==> exp/violet: inputs <==
Design lcd_top, start of the top module:
module lcd_top(
  input clk,
  input rst,
  input PS2_CLK,
  input PS2_DATA,
  output [7:4] DB,
  output LCD_E,
  output LCD_RS,
  output LCD_RW,
  output [7:0] LED
  );
  wire busy;
  wire cmd;
  wire en;
  wire [7:0] data;
  snaptest LD1 (
    .clk(clk),
    .rst(rst),
    .busy(busy),
	 .PS2_CLK(PS2_CLK),
	 .PS2_DATA(PS2_DATA),
    .cmd(cmd),
    .en(en),
    .data(data),
	 .LED(LED)
    );
  lcd_controller LC1 (
    .clk(clk),
    .rst(rst),
    .en(en),
    .cmd(cmd),
    .data(data),
    .DB(DB),
    .LCD_E(LCD_E),
    .LCD_RS(LCD_RS),
    .LCD_RW(LCD_RW),
    .busy(busy)
    );
endmodule
clock: 8.39 ns
lec_check: 0
cap_margin: 20
core_aspect_ratio: 0.71
core_margin: 2
core_utilization: 70
cts_cluster_size: 58
place_density_lb_addon: 0.0
setup_slack_margin: 2.38
slew_margin: 20
run.sh (not shown) runs the stock make flow with config.mk's settings and CLKGATE_MAP_FILE=.
==> inputs of exp/juniper, as changes to exp/violet <==
Settings changed: ABC_AREA from default to 1, CORE_ASPECT_RATIO 0.71 to default, CORE_UTILIZATION 70 to 72, CTS_CLUSTER_DIAMETER from default to 370, CTS_CLUSTER_SIZE 58 to default, PLACE_DENSITY_LB_ADDON 0.0 to default, SETUP_SLACK_MARGIN 2.38 to 2.44.
==> flow/constraint.sdc (replaced) <==
create_clock -name core_clock -period 8.19 [get_ports {clk}]
set_input_delay 1.6380 -clock core_clock [delete_from_list [all_inputs] [get_ports {clk}]]
set_output_delay 1.6380 -clock core_clock [all_outputs]
set_load 0.01 [all_outputs]
==> notes.md <==
### Yosys
* **Simple Share, Synth** 22.7%
* **total cells reported by yosys after synthesis** 2,900
* **Post-Syn Instances** 2,900
* **count of cell types in the netlist** 64
* **post-synth top area share** 32.6%
* **post-synth design cell area** 26,500 sq um

### Placed design
* **post-detail-place hpwl** 44.4 mm

### Status
* **Stop stage** 5_1_grt
* **run status** aborted with a tool error

### Floorplanning
* **die area** 38,400 sq um

[end of results for exp/juniper]
==> notes.md <==
### Yosys
* **post-synth top area share** 34.6%
* **Simple Share, Synth** 13.3%
* **post-synth design cell area** 25,000 sq um

### Status
* **run status** timing/DRC/antenna clean

### Floorplanning
* **die area** 37,300 sq um

### Placed design
* **post-detail-place hpwl** 38.7 mm

[end of results for exp/violet]


==> garnet: inputs <==
Starting RTL as in the previous note.
clock: 8.19 ns
lec_check: 0
abc_area: 1
cap_margin: 20
core_margin: 2
core_utilization: 72
cts_cluster_diameter: 400
place_density_lb_addon: 0.08
setup_slack_margin: -0.69
slew_margin: 20
==> pepper (differences from garnet) <==
==> flow/config.mk (replaced) <==
export PLATFORM = sky130hd
export DESIGN_NAME = lcd_top
export DESIGN_NICKNAME = lcd_top
export VERILOG_FILES = /design/flow/design.v
export SDC_FILE = /design/flow/constraint.sdc
export NUM_CORES = 4
export LEC_CHECK = 0
export CAP_MARGIN = 20
export CORE_MARGIN = 2
export CORE_UTILIZATION = 70
export SETUP_SLACK_MARGIN = 2.18
export SLEW_MARGIN = 20
==> flow/constraint.sdc (replaced) <==
create_clock -name core_clock -period 12.9 [get_ports {clk}]
set_input_delay 2.5800 -clock core_clock [delete_from_list [all_inputs] [get_ports {clk}]]
set_output_delay 2.5800 -clock core_clock [all_outputs]
set_load 0.01 [all_outputs]
==> sierra (differences from garnet) <==
--- a/flow/config.mk
+++ b/flow/config.mk
@@ -11,5 +11,3 @@
 export CORE_UTILIZATION = 72
-export CTS_CLUSTER_DIAMETER = 400
-export PLACE_DENSITY_LB_ADDON = 0.08
-export SETUP_SLACK_MARGIN = -0.69
+export SETUP_SLACK_MARGIN = 1.92
 export SLEW_MARGIN = 20
==> raven (differences from garnet) <==
--- a/flow/config.mk
+++ b/flow/config.mk
@@ -11,5 +11,7 @@
 export CORE_UTILIZATION = 72
-export CTS_CLUSTER_DIAMETER = 400
+export CTS_CLUSTER_DIAMETER = 387
+export CTS_CLUSTER_SIZE = 11
+export HOLD_SLACK_MARGIN = 0.3
 export PLACE_DENSITY_LB_ADDON = 0.08
-export SETUP_SLACK_MARGIN = -0.69
-export SLEW_MARGIN = 20
+export SETUP_SLACK_MARGIN = 1.9
+export SLEW_MARGIN = 40
==> impl_table.tex <==
% Generated from flow reports
\begin{tabular}{lr}
\hline
Metric & Value \\
\hline
\multicolumn{2}{l}{\textbf{Place}} \\
\quad Cell area after placement & 0.0270 sq mm \\
\multicolumn{2}{l}{\textbf{Run status}} \\
\quad Run status & timing/DRC/antenna clean \\
\multicolumn{2}{l}{\textbf{GRT}} \\
\quad First-pass GRT wire length & 125 mm \\
\multicolumn{2}{l}{\textbf{Worst setup path}} \\
\quad Top cell family by delay on the critical path & AND-OR/OR-AND gates \\
\multicolumn{2}{l}{\textbf{Cells and area}} \\
\quad Clock buf/inv share & 5.27\% \\
\quad Non-Clock Buffer Count & 116 \\
\hline
\end{tabular}
the above is filed under raven

==> impl_table.tex <==
% Generated from flow reports
\begin{tabular}{lr}
\hline
Metric & Value \\
\hline
\multicolumn{2}{l}{\textbf{Run status}} \\
\quad Run status & timing/DRC/antenna clean \\
\multicolumn{2}{l}{\textbf{GRT}} \\
\quad First-pass GRT wire length & 108 mm \\
\multicolumn{2}{l}{\textbf{Cells and area}} \\
\quad Non-Clock Buffer Count & 37 \\
\quad Clock buf/inv share & 6.39\% \\
\multicolumn{2}{l}{\textbf{Worst setup path}} \\
\quad Top cell family by delay on the critical path & buffers and inverters \\
\multicolumn{2}{l}{\textbf{Place}} \\
\quad Cell area after placement & 0.0270 sq mm \\
\hline
\end{tabular}
the above is filed under garnet

==> impl_table.tex <==
% Generated from flow reports
\begin{tabular}{lr}
\hline
Metric & Value \\
\hline
\multicolumn{2}{l}{\textbf{Run status}} \\
\quad Run status & finished with violations \\
\quad Layout check fault list & max-capacitance violations, max-slew violations, negative setup slack \\
\multicolumn{2}{l}{\textbf{Final timing}} \\
\quad Final setup margin & -1.61 ns \\
\quad Max-slew violation total from the final report & 4 \\
\quad \# setup viols final & 1 \\
\multicolumn{2}{l}{\textbf{Job}} \\
\quad Max-Cap Viols & 2 \\
\multicolumn{2}{l}{\textbf{Place}} \\
\quad Cell area after placement & 0.0270 sq mm \\
\hline
\end{tabular}
the above is filed under sierra

==> impl_table.tex <==
% Generated from flow reports
\begin{tabular}{lr}
\hline
Metric & Value \\
\hline
\multicolumn{2}{l}{\textbf{Place}} \\
\quad Cell area after placement & 0.0255 sq mm \\
\multicolumn{2}{l}{\textbf{Worst setup path}} \\
\quad Top cell family by delay on the critical path & multiplexers \\
\multicolumn{2}{l}{\textbf{GRT}} \\
\quad First-pass GRT wire length & 96.6 mm \\
\multicolumn{2}{l}{\textbf{Run status}} \\
\quad Run status & timing/DRC/antenna clean \\
\multicolumn{2}{l}{\textbf{Cells and area}} \\
\quad Non-Clock Buffer Count & 27 \\
\quad Clock buf/inv share & 6.46\% \\
\hline
\end{tabular}
the above is filed under pepper



==> job 5007 <==
Starting RTL as in the previous note.
Settings: LEC_CHECK=0, ABC_AREA=1, CAP_MARGIN=20, CORE_MARGIN=2, CORE_UTILIZATION=70, CTS_CLUSTER_DIAMETER=271, GPL_TIMING_DRIVEN=1, PLACE_DENSITY_LB_ADDON=0.03, SETUP_SLACK_MARGIN=-0.44, SLEW_MARGIN=20; clock period 7.5 ns.
==> job 4211: changes against job 5007 <==
- ABC_AREA: 1 -> not set
- CORE_UTILIZATION: 70 -> 50
- CTS_CLUSTER_DIAMETER: 271 -> not set
- CTS_CLUSTER_SIZE: not set -> 92
- GPL_TIMING_DRIVEN: 1 -> not set
- PLACE_DENSITY_LB_ADDON: 0.03 -> not set
- SETUP_SLACK_MARGIN: -0.44 -> not set
==> flow/constraint.sdc (replaced) <==
create_clock -name core_clock -period 12.1 [get_ports {clk}]
set_input_delay 2.4200 -clock core_clock [delete_from_list [all_inputs] [get_ports {clk}]]
set_output_delay 2.4200 -clock core_clock [all_outputs]
set_load 0.01 [all_outputs]
==> job 7135: changes against job 5007 <==
- ABC_AREA: 1 -> not set
- CTS_CLUSTER_DIAMETER: 271 -> not set
- CTS_CLUSTER_SIZE: not set -> 77
- GPL_TIMING_DRIVEN: 1 -> not set
- PLACE_DENSITY_LB_ADDON: 0.03 -> 0.0
- SETUP_SLACK_MARGIN: -0.44 -> 2.38
==> flow/constraint.sdc (replaced) <==
create_clock -name core_clock -period 8.39 [get_ports {clk}]
set_input_delay 1.6780 -clock core_clock [delete_from_list [all_inputs] [get_ports {clk}]]
set_output_delay 1.6780 -clock core_clock [all_outputs]
set_load 0.01 [all_outputs]
==> datasheet_impl.txt <==
Physical implementation characteristics

Parameter                              Value

Critical path
  CP Depth    7
  Register-to-Register Setup Slack    2500 ps
  Launching point of the worst reg2reg path    LC1.head[0]

Synthesis
  Post-synthesis simple-gate area fraction    13.3%
  Most instantiated library cell after synthesis    sky130_fd_sc_hd__edfxtp_1
  Gate count after technology mapping    1941
  Yosys cell count    1941

Floorplan
  Floorplan core density    50.9%
  Chip area    51800 um^2

Layout
  Fraction of standard cell area that is sequential    54.1%

Global route
  First-pass GRT wire length    92.9 mm
  Met3 track demand over resource    4.40%
  GRT met2 Usage    35.4%

Status
  Result of the run  timing/DRC/antenna clean

Placement
  Final RePlAce weighted congestion    0.953
  Placed cell areas    25800 um^2

Pwr
  Leak    9.52 nW
  Post-layout total power    3.82 mW

Route
  Vias post-DR    16301
  Length of routed met2 wiring    27.0 mm
# the run above: job 4211

==> datasheet_impl.txt <==
Physical implementation characteristics

Parameter                              Value

Status
  Result of the run  timing/DRC/antenna clean

Critical path
  Maximum fanout along the worst path    18
  Family of cells with the greatest summed delay on the critical path    multiplexers
  CP Depth    10
  Launching point of the worst reg2reg path    LC1.head[0]
  Register-to-Register Setup Slack    1560 ps

Floorplan
  Floorplan core density    70.6%
  Chip area    37200 um^2

Synthesis
  Most instantiated library cell after synthesis    sky130_fd_sc_hd__edfxtp_1
  Top cell types by occurrence after synthesis    288 x sky130_fd_sc_hd__edfxtp_1, 221 x sky130_fd_sc_hd__dfrtp_1, 171 x sky130_fd_sc_hd__nor2_1
  Yosys cell count    1941
  Gate count after technology mapping    1941
  Post-synthesis simple-gate area fraction    13.3%

Route
  Vias post-DR    19399
  Length of routed met2 wiring    37.3 mm

Global route
  First-pass GRT wire length    114 mm
  Met3 track demand over resource    10.3%
  GRT met2 Usage    65.8%

Layout
  Fraction of standard cell area that is sequential    50.2%

Pwr
  Post-layout total power    5.52 mW
  Leak    10.4 nW
# the run above: job 7135

==> datasheet_impl.txt <==
Physical implementation characteristics

Parameter                              Value

Placement
  Final RePlAce weighted congestion    0.957
  Placed cell areas    27100 um^2

Synthesis
  Yosys cell count    2900
  Gate count after technology mapping    2900

Pwr
  Leak    11.0 nW
  Post-layout total power    6.00 mW

Layout
  Fraction of standard cell area that is sequential    52.0%

Critical path
  CP Depth    8
  Endpoint required time on the critical path    7740 ps
  Register-to-Register Setup Slack    570 ps
  Launching point of the worst reg2reg path    LC1.tail[0]

Status
  Result of the run  timing/DRC/antenna clean

Floorplan
  Chip area    39500 um^2
  Floorplan core density    70.8%

Route
  Vias post-DR    21590
  Length of routed met2 wiring    34.2 mm

Global route
  Met3 track demand over resource    5.37%
  First-pass GRT wire length    109 mm
  Pin count of the biggest net entering global routing    111
# the run above: job 5007

Power and IR drop assume default switching activity.
